## Pipelined_Processor
module Pipelined_Processor(
input CLK,
input reset,
output [7:0] imem_addr,
input [15:0] imem_data,
output [7:0] dmem_addr,
output [7:0] dmem_wdata,
output dmem_we,
input [7:0] dmem_rdata,
output [7:0] result 
   );
clock: 13.1 ns
lec_check: 0
cap_margin: 20
core_margin: 2
core_utilization: 72
place_density: 0.67
slew_margin: 20
run.sh (not shown) runs the stock make flow with config.mk's settings and CLKGATE_MAP_FILE=.
The first run completed, yet does not pass: capacitance limit, slew limit, setup timing.
==> next run, changes <==
- ABC_AREA: default -> 1
- CORE_UTILIZATION: 72 -> 67
- CTS_CLUSTER_DIAMETER: default -> 222
- CTS_CLUSTER_SIZE: default -> 73
- PLACE_DENSITY: 0.67 -> default
- clock period: 13.1 -> 11.2 ns (I/O delays scaled with it)
Effect: The new run finished but fails on setup timing. Worst setup slack is better by 330 ps. Sequential power is higher by 8.5%. Clock skew is higher by 11 ps. Design area is higher by 0.32%. Core utilization is lower by 6.0 points. Die area is higher by 5.8%. Clock power is higher by 16%. Via count is lower by 4.7%. Sequential share of layout area stays flat. Wire length is lower by 12%. Flip-flop count stays the same.
==> next run, changes <==
- CORE_UTILIZATION: 67 -> 62
- CTS_CLUSTER_DIAMETER: 222 -> default
- CTS_CLUSTER_SIZE: 73 -> 95
- PLACE_DENSITY: default -> 0.38
- clock period: 11.2 -> 7.41 ns (I/O delays scaled with it)
The changed run completed, yet does not pass: setup timing.
Wire length came out higher by 24%.
Power came out higher by 100%.
Cell count came out higher by 9.3%.
Design area came out higher by 11%.
Hold slack degrades by 17 ps.
Area after synthesis stays the same.
First-iteration DRC count came out higher by 24%.
Count of clock-buffer cells in the layout stays the same.

========
Pipelined_Processor again, from the RTL that the note above started with.
clock: 14.1 ns
lec_check: 0
cap_margin: 20
cell_pad_in_sites_global_placement: 0
core_aspect_ratio: 0.5
core_margin: 5
core_utilization: 70
cts_cluster_diameter: 299
cts_cluster_size: 92
gpl_routability_driven: 1
gpl_timing_driven: 1
hold_slack_margin: -0.02
max_routing_layer: met5
place_density: 0.41
slew_margin: 20
tns_end_percent: 10
The first run completed with no timing, DRC or antenna violations.
Rerun with:
CORE_ASPECT_RATIO = unset   (was 0.5)
CORE_MARGIN = 2   (was 5)
CORE_UTILIZATION = 71   (was 70)
CTS_CLUSTER_DIAMETER = unset   (was 299)
CTS_CLUSTER_SIZE = 43   (was 92)
PLACE_DENSITY = 0.67   (was 0.41)
SETUP_SLACK_MARGIN = 1.64   (was unset)
TNS_END_PERCENT = 5   (was 10)
clock period = 12.9 ns   (was 14.1 ns; I/O delays follow)
What happened: Now the flow died in global routing (5_1_grt); synthesized area does not change; die size came out lower by 11%; synthesized cell count is unchanged.
Rerun with:
ABC_AREA = 1   (was unset)
CORE_UTILIZATION = 69   (was 71)
PLACE_DENSITY = unset   (was 0.67)
SETUP_SLACK_MARGIN = 3.31   (was 1.64)
TNS_END_PERCENT = 75   (was 5)
clock period = 11.5 ns   (was 12.9 ns; I/O delays follow)
The new run finished but failed the layout checks on negative setup slack.
Synthesized area shrinks slightly.
Die size climbs slightly.
Synthesized cell count rose by roughly a tenth.
Rerun with:
ABC_AREA = unset   (was 1)
CORE_UTILIZATION = 71   (was 69)
CTS_CLUSTER_DIAMETER = 228   (was unset)
SETUP_SLACK_MARGIN = 1.64   (was 3.31)
clock period = 13.4 ns   (was 11.5 ns; I/O delays follow)
=> This time the run never finished: it broke off in global routing (5_1_grt); die area fell slightly; area after synthesis rose slightly; synthesized cell count fell by roughly a tenth.
Rerun with:
CELL_PAD_IN_SITES_GLOBAL_PLACEMENT = unset   (was 0)
CORE_UTILIZATION = 40   (was 71)
CTS_CLUSTER_DIAMETER = unset   (was 228)
CTS_CLUSTER_SIZE = unset   (was 43)
GPL_ROUTABILITY_DRIVEN = unset   (was 1)
GPL_TIMING_DRIVEN = unset   (was 1)
HOLD_SLACK_MARGIN = unset   (was -0.02)
MAX_ROUTING_LAYER = unset   (was met5)
SETUP_SLACK_MARGIN = unset   (was 1.64)
TNS_END_PERCENT = unset   (was 75)
clock period = 13.5 ns   (was 13.4 ns; I/O delays follow)
Result:
- The changed run produced a clean layout
- die size rose by 75%
- synthesized cell count stays the same
- area after synthesis stays the same
Rerun with:
ABC_AREA = 1   (was unset)
CORE_ASPECT_RATIO = 0.5   (was unset)
CORE_MARGIN = 9   (was 2)
CORE_UTILIZATION = 42   (was 40)
CTS_CLUSTER_DIAMETER = 337   (was unset)
CTS_CLUSTER_SIZE = 99   (was unset)
HOLD_SLACK_MARGIN = 0.06   (was unset)
SETUP_SLACK_MARGIN = -1.33   (was unset)
TNS_END_PERCENT = 20   (was unset)
=> The changed run passed the timing, design-rule and antenna checks; critical path depth came out higher by 9; setup slack loses 0.17 ns; maximum frequency came out lower by 1.3%; final cell count came out higher by 6.0%; final area came out lower by 6.8%; non-clock buffer count came out lower by 70; wire length came out lower by 3.5%; utilization came out higher by 0.61 points; synthesized cell count came out higher by 14%; sequential power came out lower by 6.1%; first-iteration DRC count came out higher by 26%.

========
Starting RTL as in the previous note.
clock: 12.1 ns
lec_check: 0
abc_area: 1
cap_margin: 20
core_margin: 2
core_utilization: 62
slew_margin: 20
The baseline passed the timing, design-rule and antenna checks.
Next try:
Settings changed: ABC_AREA 1 to default, CORE_UTILIZATION 62 to 64, TNS_END_PERCENT from default to 5.
Clock period 12.1 ns to 7.47 ns, I/O delays scaled along.
Now the flow finished with setup timing left.
Fmax drops by about a fifth.
Final area climbs by roughly a tenth.
Worst setup slack degrades by 6600 ps.
Critical path depth falls by 13.
Routed wire length went up by a quarter to a third.
Clock-buffer cell count rises by 2.
Synthesized area climbs slightly.
Cell count went down by a few percent.
Next try:
Settings changed: ABC_AREA from default to 1, CORE_UTILIZATION 64 to 72, CTS_CLUSTER_SIZE from default to 98, TNS_END_PERCENT 5 to default.
Clock period 7.47 ns to 10.0 ns, I/O delays scaled along.
The changed run aborted during 5_1_grt. Synthesized cell count increases by roughly a tenth. Die area decreases by roughly a tenth. Synthesized area decreases slightly.
Next try:
Settings changed: ABC_AREA 1 to default, CORE_UTILIZATION 72 to 40, CTS_CLUSTER_SIZE 98 to default.
Clock period 10.0 ns to 13.2 ns, I/O delays scaled along.
This time the run went through all stages and came out clean.
Synthesized area increases by 1.4%.
Die size went up by 80%.
Synthesized cell count came out lower by 12%.
Next try:
Settings changed: CELL_PAD_IN_SITES_DETAIL_PLACEMENT from default to 1, HOLD_SLACK_MARGIN from default to 0.05, MIN_ROUTING_LAYER from default to met2, SETUP_SLACK_MARGIN from default to 3.19.
Clock period 13.2 ns to 13.5 ns, I/O delays scaled along.
=>
- With this change the flow completed and failed the layout checks on setup timing
- final area rises by 5.0%
- worst setup slack degrades by 1000 ps
- total power increases by 23%
- routed wire length climbs by 36%
- flip-flop count stays the same

========
Setup of run A:
Starting RTL as in the previous note.
clock: 13.2 ns
lec_check: 0
cap_margin: 20
core_margin: 2
core_utilization: 20
slew_margin: 20
Inputs modified between run A and run B:
--- a/flow/config.mk
+++ b/flow/config.mk
@@ -9,3 +9,3 @@
 export CORE_MARGIN = 2
-export CORE_UTILIZATION = 20
+export CORE_UTILIZATION = 64
 export SLEW_MARGIN = 20
==> flow/constraint.sdc <==
create_clock -name core_clock -period 7.31 [get_ports {CLK}]
set_input_delay 1.4620 -clock core_clock [delete_from_list [all_inputs] [get_ports {CLK}]]
set_output_delay 1.4620 -clock core_clock [all_outputs]
set_load 0.01 [all_outputs]
[summary]
Run B: all stages done; final checks FAILED (setup timing). Comparing fraction of met3 tracks used by global routing for run B and run A, the smaller number came from run A. Where worst setup slack is concerned, run A is better than run B. Between run A and run B, fraction of area in registers decreased. Measured against each other, run B and run A differ in wire length on met2, the higher figure coming from run B. Run B: final worst hold slack is 0.0051 ns higher than what run A reported. Density: run B denser than run A. Per the comparison of run B with run A, total wire length now sits higher, clock share of power now sits lower.
Here is what was changed in the inputs of run C compared with run B.
--- a/flow/config.mk
+++ b/flow/config.mk
@@ -7,5 +7,7 @@
 export LEC_CHECK = 0
+export ABC_AREA = 1
 export CAP_MARGIN = 20
 export CORE_MARGIN = 2
-export CORE_UTILIZATION = 64
+export CORE_UTILIZATION = 58
+export CTS_CLUSTER_SIZE = 73
 export SLEW_MARGIN = 20
==> flow/constraint.sdc <==
create_clock -name core_clock -period 7.43 [get_ports {CLK}]
set_input_delay 1.4860 -clock core_clock [delete_from_list [all_inputs] [get_ports {CLK}]]
set_output_delay 1.4860 -clock core_clock [all_outputs]
set_load 0.01 [all_outputs]
Findings:
- In run B the implementation ran to completion but is not tape-out ready, as the final checks report setup timing.
- Although it ran to completion, run C produced a layout that fails the final checks because of setup timing.
- Relative to run B, run C improves routed wire length.
- Going from run B to run C, number of multi-input logic gates went up about 5.5%, via count now smaller, switching component of the power increased 0.65 mW.
- Relative to run B, worst endpoint required time has gone up in run C.
- From run B to run C the numbers moved as follows: all-layer global routing usage went down; adder-cell share of the synthesized area went up; combinational power went up.
#### Input delta (run D over run C)
--- a/flow/config.mk
+++ b/flow/config.mk
@@ -7,7 +7,7 @@
 export LEC_CHECK = 0
-export ABC_AREA = 1
 export CAP_MARGIN = 20
 export CORE_MARGIN = 2
-export CORE_UTILIZATION = 58
-export CTS_CLUSTER_SIZE = 73
+export CORE_UTILIZATION = 71
+export CTS_CLUSTER_SIZE = 37
+export SETUP_SLACK_MARGIN = -0.82
 export SLEW_MARGIN = 20
==> flow/constraint.sdc <==
create_clock -name core_clock -period 12.4 [get_ports {CLK}]
set_input_delay 2.4800 -clock core_clock [delete_from_list [all_inputs] [get_ports {CLK}]]
set_output_delay 2.4800 -clock core_clock [all_outputs]
set_load 0.01 [all_outputs]
==> results <==
The run showing the smaller summed standard-cell area reported by yosys is run C. [compare] base=run C new=run D: overall power after layout now smaller; global routing usage on met3 rose by 4.3 points; initial antenna violation count shows an increase of 6. To summarise run D: no stage aborted, but the layout did not pass its checks, failing on setup timing.
Power figures rest on the tool's default switching activity, not on a simulated workload.
